==> flow/design.v (excerpt) <==
module gca_dlnv(
    input [31:0]    coord0,
    input [31:0]    coord1,
    input           ld,
    input           step,
    input           CLK,
    output          FC,
    output [20:0]   ADDR
);
    reg         [15:0] x0;
    reg         [15:0] y0;
    wire        [15:0] x1;
    wire        [15:0] y1;
    reg  signed [15:0] dx, dy;
    reg  signed [15:0] sx, sy;
    reg  signed [15:0] error;
    wire signed [15:0] e2;
    assign x1 = {5'b0, coord1[10:0]};
    assign y1 = {6'b0, coord1[20:11]};
    assign e2 = error <<< 1;
    assign ADDR = {y0[9:0], x0[10:0]};
    assign FC = !ld && (x0 == x1 && y0 == y1 || e2 >= dy && x0 == x1 || e2 <= dx && y0 == y1);
    always @(posedge CLK) begin
        if(ld) begin
            x0 <= {5'b0, coord0[10:0]};
            y0 <= {6'b0, coord0[20:11]};
            sx <= (x0 > x1) ? -16'd1 : 16'd1;
            sy <= (y0 > y1) ? -16'd1 : 16'd1;
            dx <= (x0 < x1) ? (x1 - x0) : (x0 - x1);
            dy <= (y1 < y0) ? (y1 - y0) : (y0 - y1);
            error <= dx + dy;
        end
        if(step && !ld) begin
            if(e2 >= dy) x0 <= x0 + sx;
  ...
make LEC_CHECK=0 ABC_AREA=0 CAP_MARGIN=10 CORE_MARGIN=2 CORE_UTILIZATION=69 CTS_CLUSTER_DIAMETER=50 CTS_CLUSTER_SIZE=16 GPL_ROUTABILITY_DRIVEN=0 GPL_TIMING_DRIVEN=1 MIN_ROUTING_LAYER=met1 PLACE_DENSITY_LB_ADDON=0.18 SLEW_MARGIN=30 TNS_END_PERCENT=5 finish   # period 4.19 ns
run.sh (not shown) runs the stock make flow with config.mk's settings and CLKGATE_MAP_FILE=.
Edit:
- CORE_UTILIZATION: 69 -> 65
- CTS_CLUSTER_DIAMETER: 50 -> 363
- CTS_CLUSTER_SIZE: 16 -> 47
- TNS_END_PERCENT: 5 -> 50
What happened: Sequential share of layout area shrinks by 0.27 points; synthesized cell count stays the same; maximum frequency grows by 0.64%; routed wire length grows by about 2.4%; area after synthesis stays the same; die area grows by about 6%; non-clock buffer count grows by 9; final cell count grows by about 2.7%.
Edit:
- CORE_UTILIZATION: 65 -> 69
- CTS_CLUSTER_DIAMETER: 363 -> 337
- CTS_CLUSTER_SIZE: 47 -> 16
- PLACE_DENSITY: not set -> 0.41
- PLACE_DENSITY_LB_ADDON: 0.18 -> not set
- TNS_END_PERCENT: 50 -> 5
After rerunning:
- worst setup slack is better by 0.041 ns
- via count hardly moves
- cell count is lower by a few percent
- design area decreases slightly
- die size came out lower by a few percent
- utilization climbs by 5.4 points
- fmax goes up slightly
- count of clock-buffer cells in the layout climbs by 2
Edit:
- ABC_AREA: 0 -> not set
- CAP_MARGIN: 10 -> 20
- CORE_UTILIZATION: 69 -> 51
- CTS_CLUSTER_DIAMETER: 337 -> not set
- CTS_CLUSTER_SIZE: 16 -> not set
- GPL_ROUTABILITY_DRIVEN: 0 -> not set
- GPL_TIMING_DRIVEN: 1 -> not set
- MIN_ROUTING_LAYER: met1 -> not set
- PLACE_DENSITY: 0.41 -> not set
- SLEW_MARGIN: 30 -> 20
- TNS_END_PERCENT: 5 -> not set
- clock period: 4.19 -> 4.06 ns (I/O delays scaled with it)
Effect: The changed run went through all stages and came out clean; cell count rose by 7.9%; synthesized cell count stays the same; worst setup slack is better by 0.020 ns; final area went up by 3.0%; global-route usage shrinks by 7.4 points; via count fell by 2.5%; routed wire length grows by 4.6%; register-to-register slack improved by 0.02 ns.

---

Setup of v35:
Starting RTL as in the previous note.
==> flow/config.mk <==
export PLATFORM = sky130hd
export DESIGN_NAME = gca_dlnv
export DESIGN_NICKNAME = gca_dlnv
export VERILOG_FILES = /design/flow/design.v
export SDC_FILE = /design/flow/constraint.sdc
export NUM_CORES = 4
export LEC_CHECK = 0
export ABC_AREA = 0
export CAP_MARGIN = 10
export CORE_MARGIN = 2
export CORE_UTILIZATION = 69
export CTS_CLUSTER_DIAMETER = 50
export GPL_ROUTABILITY_DRIVEN = 0
export GPL_TIMING_DRIVEN = 0
export MIN_ROUTING_LAYER = met1
export PLACE_DENSITY_LB_ADDON = 0.18
export SLEW_MARGIN = 30
export TNS_END_PERCENT = 50
==> flow/constraint.sdc <==
create_clock -name core_clock -period 4.19 [get_ports {CLK}]
set_input_delay 0.8380 -clock core_clock [delete_from_list [all_inputs] [get_ports {CLK}]]
set_output_delay 0.8380 -clock core_clock [all_outputs]
set_load 0.01 [all_outputs]
The following lists how v28 was set up differently from v35:
- MIN_ROUTING_LAYER no longer set, was met1
- TNS_END_PERCENT no longer set, was 50
- CAP_MARGIN now 20, was 10
- CTS_CLUSTER_DIAMETER no longer set, was 50
- SLEW_MARGIN now 20, was 30
- PLACE_DENSITY_LB_ADDON no longer set, was 0.18
- GPL_TIMING_DRIVEN no longer set, was 0
- CORE_UTILIZATION now 40, was 69
- GPL_ROUTABILITY_DRIVEN no longer set, was 0
- ABC_AREA no longer set, was 0
- the clock period (ns, I/O delays scaled along) now 5.0, was 4.19
==> results <==
Sort v28 and v35 by number of nets in the layout, ascending, and v28 comes first. Between v35 and v28, the clock-pin slew of the registers on the worst-case setup and hold paths does not differ in any meaningful way. In v28 the core utilization turned out 34 points lower than in v35.
Setup changes, v28 to v40
- CAP_MARGIN now 25, was 20
- TNS_END_PERCENT now 5, previously not set
- PLACE_DENSITY_LB_ADDON now 0.12, previously not set
- CORE_UTILIZATION now 30, was 40
- CTS_CLUSTER_SIZE now 15, previously not set
- CORE_ASPECT_RATIO now 0.5, previously not set
- CTS_CLUSTER_DIAMETER now 100, previously not set
Notes after the runs:
The higher cell count after placement came out of v40.
Average routed wire per standard cell: v40 higher than v28
Looking at setup slack, v40 sits 200 ps lower than v28 does.
Antenna diode instance count came out exactly the same in v28 and v40.
Fraction of met3 tracks used by global routing: v40 vs v28 up 0.73 points
Comparing data arrival time of the critical path for v28 and v40, the smaller number came from v28.
Looking at chip footprint, v40 sits 33% higher than v28 does.
Changes in v4 relative to v40:
- PLACE_DENSITY_LB_ADDON removed (was 0.12)
- CORE_MARGIN changed from 2 to 7
- PLACE_DENSITY newly set to 0.91
- CAP_MARGIN changed from 25 to 20
- CORE_ASPECT_RATIO removed (was 0.5)
[summary]
On fraction of area in multi-input gates, v4 and v40 are basically level.
Going from v40 to v4, the die size was found to have gone up by about 10%.
In the flow results for v4 and v40, the final worst-path cycle share is larger on v40.
Setup slack in v4 is larger than in v40.
The portion of the layout cell area used by non-clock buffers in v4 was lower than what v40 gave.
v4 and v40 ended up with roughly the same post-synthesis share of cell area spent on xor and xnor gates.
## Diff of input files: v49 against v4
- clearing TNS_END_PERCENT, which used to be 5
- swapping 30 for 39 in CORE_UTILIZATION
- clearing CTS_CLUSTER_DIAMETER, which used to be 100
- swapping 7 for 2 in CORE_MARGIN
- clearing CTS_CLUSTER_SIZE, which used to be 15
- clearing PLACE_DENSITY, which used to be 0.91
- swapping 5.0 for 4.56 in the clock period (ns, I/O delays scaled along)
==> comparison <==
- Delta(clock tree buffer count of the final layout, v49 - v4) < 0
- v49 ran to completion and came out clean on the timing, design-rule and antenna checks.
- On v49: non-clock buffer count is 12 higher than what v4 gave.
- The met2 routing resource usage after global routing of v49 exceeds that of v4 by 7.4 points.
- Taking v4 as the reference, in v49 met3 track utilization from global routing up 0.54 points; sum of routed wire length over all layers went down.
- As far as average cell area after synthesis is concerned, v49 and v4 perform about the same.
- Total of fill cells in the finished design: v49 < v4
#### Input delta (v53 over v49)
- CORE_UTILIZATION now 40, was 39
- PLACE_DENSITY_LB_ADDON now 0.12, previously not set
- CTS_CLUSTER_SIZE now 44, previously not set
- TNS_END_PERCENT now 5, previously not set
- CTS_CLUSTER_DIAMETER now 397, previously not set
- the clock period (ns, I/O delays scaled along) now 5.0, was 4.56
==> results <==
v53 against v49: headroom to the max-slew limit went up 9.6 points; number of logic stages on the critical path including buffering went down 1.
v53 went all the way through synthesis, placement and routing and the layout is clean on timing, DRC and antenna.
Compared with v49, v53 shows a higher minimum setup slack in the final design.
In v53, the height of the chip came out about 1.2% below the value in v49.
For the largest net degree at the start of global routing, v53 came in about 30% lower than v49 did.
Going from v49 to v53, routability congestion estimate grew slightly.
Delta (v53 minus v49): detailed-route wire length per cell went up by about 3.7%; cell area comparable.

---

== the baseline ==
The RTL this note starts from:
==> flow/design.v <==
module gca_dlnv(
    input [31:0]    coord0,
    input [31:0]    coord1,
    input           ld,
    input           step,
    input           CLK,
    output          FC,
    output [20:0]   ADDR
);
    reg         [15:0] x0;
    reg         [15:0] y0;
    wire        [15:0] x1;
    wire        [15:0] y1;
    reg  signed [15:0] dx, dy;
    reg  signed [15:0] sx, sy;
    reg  signed [15:0] error;
    wire signed [15:0] e2;
    assign x1 = {5'b0, coord1[10:0]};
    assign y1 = {6'b0, coord1[20:11]};
    assign e2 = error <<< 1;
    assign ADDR = {y0[9:0], x0[10:0]};
    assign FC = !ld && (x0 == x1 && y0 == y1 || e2 >= dy && x0 == x1 || e2 <= dx && y0 == y1);
    always @(posedge CLK) begin
        if(ld) begin
            x0 <= {5'b0, coord0[10:0]};
            y0 <= {6'b0, coord0[20:11]};
            sx <= (x0 > x1) ? -16'd1 : 16'd1;
            sy <= (y0 > y1) ? -16'd1 : 16'd1;
            dx <= (x0 < x1) ? (x1 - x0) : (x0 - x1);
            dy <= (y1 < y0) ? (y1 - y0) : (y0 - y1);
            error <= dx + dy;
        end
        if(step && !ld) begin
            if(e2 >= dy) x0 <= x0 + sx;
            if(e2 <= dx) y0 <= y0 + sy;
            if(e2 >= dy && e2 <= dx)
                error <= error + dx + dy;
            else if(e2 >= dy)
                error <= error + dy;
            else if(e2 <= dx)
                error <= error + dx;
        end
    end
endmodule
Settings: LEC_CHECK=0, CAP_MARGIN=20, CORE_MARGIN=7, CORE_UTILIZATION=40, HOLD_SLACK_MARGIN=0.06, MAX_ROUTING_LAYER=met4, MIN_ROUTING_LAYER=met2, PLACE_DENSITY_LB_ADDON=0.25, SLEW_MARGIN=10, TNS_END_PERCENT=80; clock period 6.99 ns.
Complete run, failing final checks: the baseline, reason design-rule violations.
Setup changes, the baseline to the candidate
# the baseline
export LEC_CHECK = 0
export CAP_MARGIN = 20
export CORE_MARGIN = 7
export CORE_UTILIZATION = 40
export HOLD_SLACK_MARGIN = 0.06
export MAX_ROUTING_LAYER = met4
export MIN_ROUTING_LAYER = met2
export PLACE_DENSITY_LB_ADDON = 0.25
export SLEW_MARGIN = 10
export TNS_END_PERCENT = 80
create_clock -name core_clock -period 6.99 [get_ports {CLK}]
# the candidate
export LEC_CHECK = 0
export CAP_MARGIN = 20
export CORE_MARGIN = 2
export CORE_UTILIZATION = 50
export SETUP_SLACK_MARGIN = 0.73
export SLEW_MARGIN = 20
create_clock -name core_clock -period 2.53 [get_ports {CLK}]
--- outcome ---
- Diff the baseline..the candidate | multiplexer share of the synthesized area | unchanged
- Between the baseline and the candidate, the flow reports final routed wire length divided by cell count increasing by a few percent.
- Between the candidate and the baseline, it is the candidate whose logic depth of the worst path, buffers included is higher, by 8.
- When the final numbers for the baseline and the candidate were put side by side, the peak fanout along the critical path turned out to be greater in the baseline.
- The minimum setup slack in the final design of the candidate falls short of that of the baseline by 2560 ps.
- The non-filler instance count after layout number comes out higher for the candidate vs the baseline.
- The candidate has maximum number of pins on one net before global-route repair below what the baseline had.
- The candidate vs. the baseline: fraction of the core area covered by cells at the end of the flow now larger; final design area excluding fillers saw an increase.
- Relative to the baseline, count of buffering cells on the critical path with inverters included has gone down in the candidate.
- Every stage of the candidate finished as expected; the final checks, on the other hand, flagged negative setup slack, which means the layout fails.
- Measured against the baseline, the routed wire length of the candidate comes out at 1.3 times the reference value.

---

## job 4134
Starts from the design.v that is shown in full above.
clock: 4.19 ns
lec_check: 0
abc_area: 0
cap_margin: 10
core_aspect_ratio: 0.5
core_margin: 9
core_utilization: 69
cts_cluster_diameter: 50
cts_cluster_size: 16
gpl_routability_driven: 0
gpl_timing_driven: 1
min_routing_layer: met1
place_density_lb_addon: 0.18
slew_margin: 20
tns_end_percent: 5
What job 502 does differently from job 4134 at the input level:
Settings: removing CORE_ASPECT_RATIO (formerly 0.5); changing ABC_AREA from 0 to 1; changing SLEW_MARGIN from 20 to 30; removing PLACE_DENSITY_LB_ADDON (formerly 0.18); setting PLACE_DENSITY to 0.35 for the first time; changing CORE_MARGIN from 9 to 2.
Notes after the runs:
- Every run (job 4134 and job 502) finished clean.
- Sum of routed wire length over all layers on job 502 is behind job 4134.
- Side by side, number of global-route vias before repair turned out higher in job 502 than in job 4134.
- The insertion delay at the late pin of the worst-skew pair was comparable across job 4134 and job 502.
- Delta (job 502 minus job 4134): critical path depth +2; buffering overhead -1.3 points; sequential share of layout area -0.83 points; number of filler cells placed in the layout +28%.
diff inputs: job 502 => job 6964
Settings: changing CTS_CLUSTER_DIAMETER from 50 to 263; setting PLACE_DENSITY_LB_ADDON to 0.18 for the first time; changing TNS_END_PERCENT from 5 to 50; removing CTS_CLUSTER_SIZE (formerly 16); changing SLEW_MARGIN from 30 to 20; changing CORE_MARGIN from 2 to 5; changing CAP_MARGIN from 10 to 15; setting CELL_PAD_IN_SITES_GLOBAL_PLACEMENT to 1 for the first time; removing PLACE_DENSITY (formerly 0.35).
Job 502 completed end to end with timing, DRC and antenna clean. Job 6964 never completed, since it errored out during global placement without I/O (3_1_place_gp_skip_io). Per the comparison of job 6964 with job 502, die height +6 µm; total cell area reported by yosys after synthesis held steady; post-synth design cell area held; fraction of synthesis flops using an asynchronous set or reset pin about even; floorplan die width grew by 6 µm. Comparing job 502 and job 6964, total die size is higher on job 6964. Going from job 502 to job 6964, cell count in the Yosys report stayed essentially flat; cell count after synthesis shows no meaningful change.
The following lists how job 4859 was set up differently from job 6964:
Settings: an added SETUP_SLACK_MARGIN of -0.27; a deleted MIN_ROUTING_LAYER that had been met1; a change of CORE_UTILIZATION from 69 to 72; a deleted TNS_END_PERCENT that had been 50; a deleted PLACE_DENSITY_LB_ADDON that had been 0.18; a deleted GPL_TIMING_DRIVEN that had been 1; a change of CORE_MARGIN from 5 to 2; a deleted GPL_ROUTABILITY_DRIVEN that had been 0; a deleted ABC_AREA that had been 1; a deleted CTS_CLUSTER_DIAMETER that had been 263; a deleted CELL_PAD_IN_SITES_GLOBAL_PLACEMENT that had been 1; a change of the clock period (ns, I/O delays scaled along) from 4.19 to 3.9.
Notes after the runs:
- Instance tally after logic synthesis delta for job 4859 relative to job 6964: 426 lower
- Die area improves in job 4859 relative to job 6964.
- Number of distinct standard cells referenced by the synthesized netlist went up by more than half going from job 6964 to job 4859.
- Count of instantiated cells in the yosys netlist: job 4859 vs job 6964 down 25%
- Complete run, failing final checks: job 4859, reason negative setup slack.
- Summary of job 4859 over job 6964: area fraction in compound gates after synthesis has increased; chip area line of the yosys report has decreased.

---

## run A
// gca_dlnv: RTL as listed in full above, without the edits since
Settings: LEC_CHECK=0, ABC_AREA=1, CAP_MARGIN=15, CELL_PAD_IN_SITES_GLOBAL_PLACEMENT=1, CORE_ASPECT_RATIO=1.45, CORE_MARGIN=5, CORE_UTILIZATION=32, CTS_CLUSTER_DIAMETER=356, GPL_ROUTABILITY_DRIVEN=1, GPL_TIMING_DRIVEN=1, MIN_ROUTING_LAYER=met2, PLACE_DENSITY_LB_ADDON=0.18, SLEW_MARGIN=20, TNS_END_PERCENT=55; clock period 4.27 ns.
No stage failed in run A, and the final checks on the layout all came back clean.
Inputs modified between run A and run B:
- TNS_END_PERCENT removed (was 55)
- GPL_ROUTABILITY_DRIVEN removed (was 1)
- ABC_AREA removed (was 1)
- CAP_MARGIN changed from 15 to 20
- CORE_ASPECT_RATIO removed (was 1.45)
- MIN_ROUTING_LAYER removed (was met2)
- CELL_PAD_IN_SITES_GLOBAL_PLACEMENT removed (was 1)
- CTS_CLUSTER_DIAMETER removed (was 356)
- PLACE_DENSITY_LB_ADDON removed (was 0.18)
- GPL_TIMING_DRIVEN removed (was 1)
- CORE_MARGIN changed from 5 to 2
- CORE_UTILIZATION changed from 32 to 40
- the clock period (ns, I/O delays scaled along) changed from 4.27 to 4.56
Comparing final routed wirelength across all metal layers for run B and run A, the smaller number came from run B. Run B does better than run A on cell area. Higher worst path arrival time was reported by run B, not run A. Run B ended up with coord1[8] as its launch point of the worst path; run A ended up with coord1[10]. In run B, mean number of vias per cell is lower than in run A. Lower stage delay of the slowest cell on the critical path was reported by run A, not run B. The share of synthesized cell area in and, or, nand and nor gates reported for run B is smaller than that of run A by 12 points. In the metrics for run B and run A, the one carrying the lower worst hold slack after final layout is run A. Of run B and run A, run B shows the lower worst setup slack, with run A above it. [run B vs run A] final-layout clock-cell area share: higher in run B.
> inputs changed (run B -> run C)
- SETUP_SLACK_MARGIN: unset -> 1.0
- CORE_UTILIZATION: 40 -> 66
- the clock period (ns, I/O delays scaled along): 4.56 -> 3.9
### Flow results
The flow for run C finished, though final verification flagged setup timing.
Run C ended up with a higher overall fraction of global-route tracks in use than run B did.
Run B has lower final cell count than run C.
Run C vs run B, highest metal layer with signal wires: met5 vs met4
Minimum setup slack in the final design ended up 620 ps lower on run C than on run B.
Sort run C and run B by buffers plus inverters on the worst setup path, descending, and run B comes first.
> inputs changed (run C -> run D)
- CAP_MARGIN changed from 20 to 30
- CORE_UTILIZATION changed from 66 to 72
- CTS_CLUSTER_DIAMETER newly set to 358
- SETUP_SLACK_MARGIN removed (was 1.0)
- PLACE_DENSITY newly set to 0.67
- the clock period (ns, I/O delays scaled along) changed from 3.9 to 3.78
Results
Compared run D vs run C, and via count is down in run D.
Where worst setup slack is concerned, run C is outperformed by run D.
Diff run C -> run D | pin count of the biggest net entering global routing | down by more than 10%
Run D -> stages 100% | layout checks FAIL | setup timing
Run C → run D: floorplan core density picked up an extra 6.2 points; largest stage delay on the critical path flat.
Compared with run C, in run D area of the die -about 8%; number of buffers and inverters on the critical path +1.
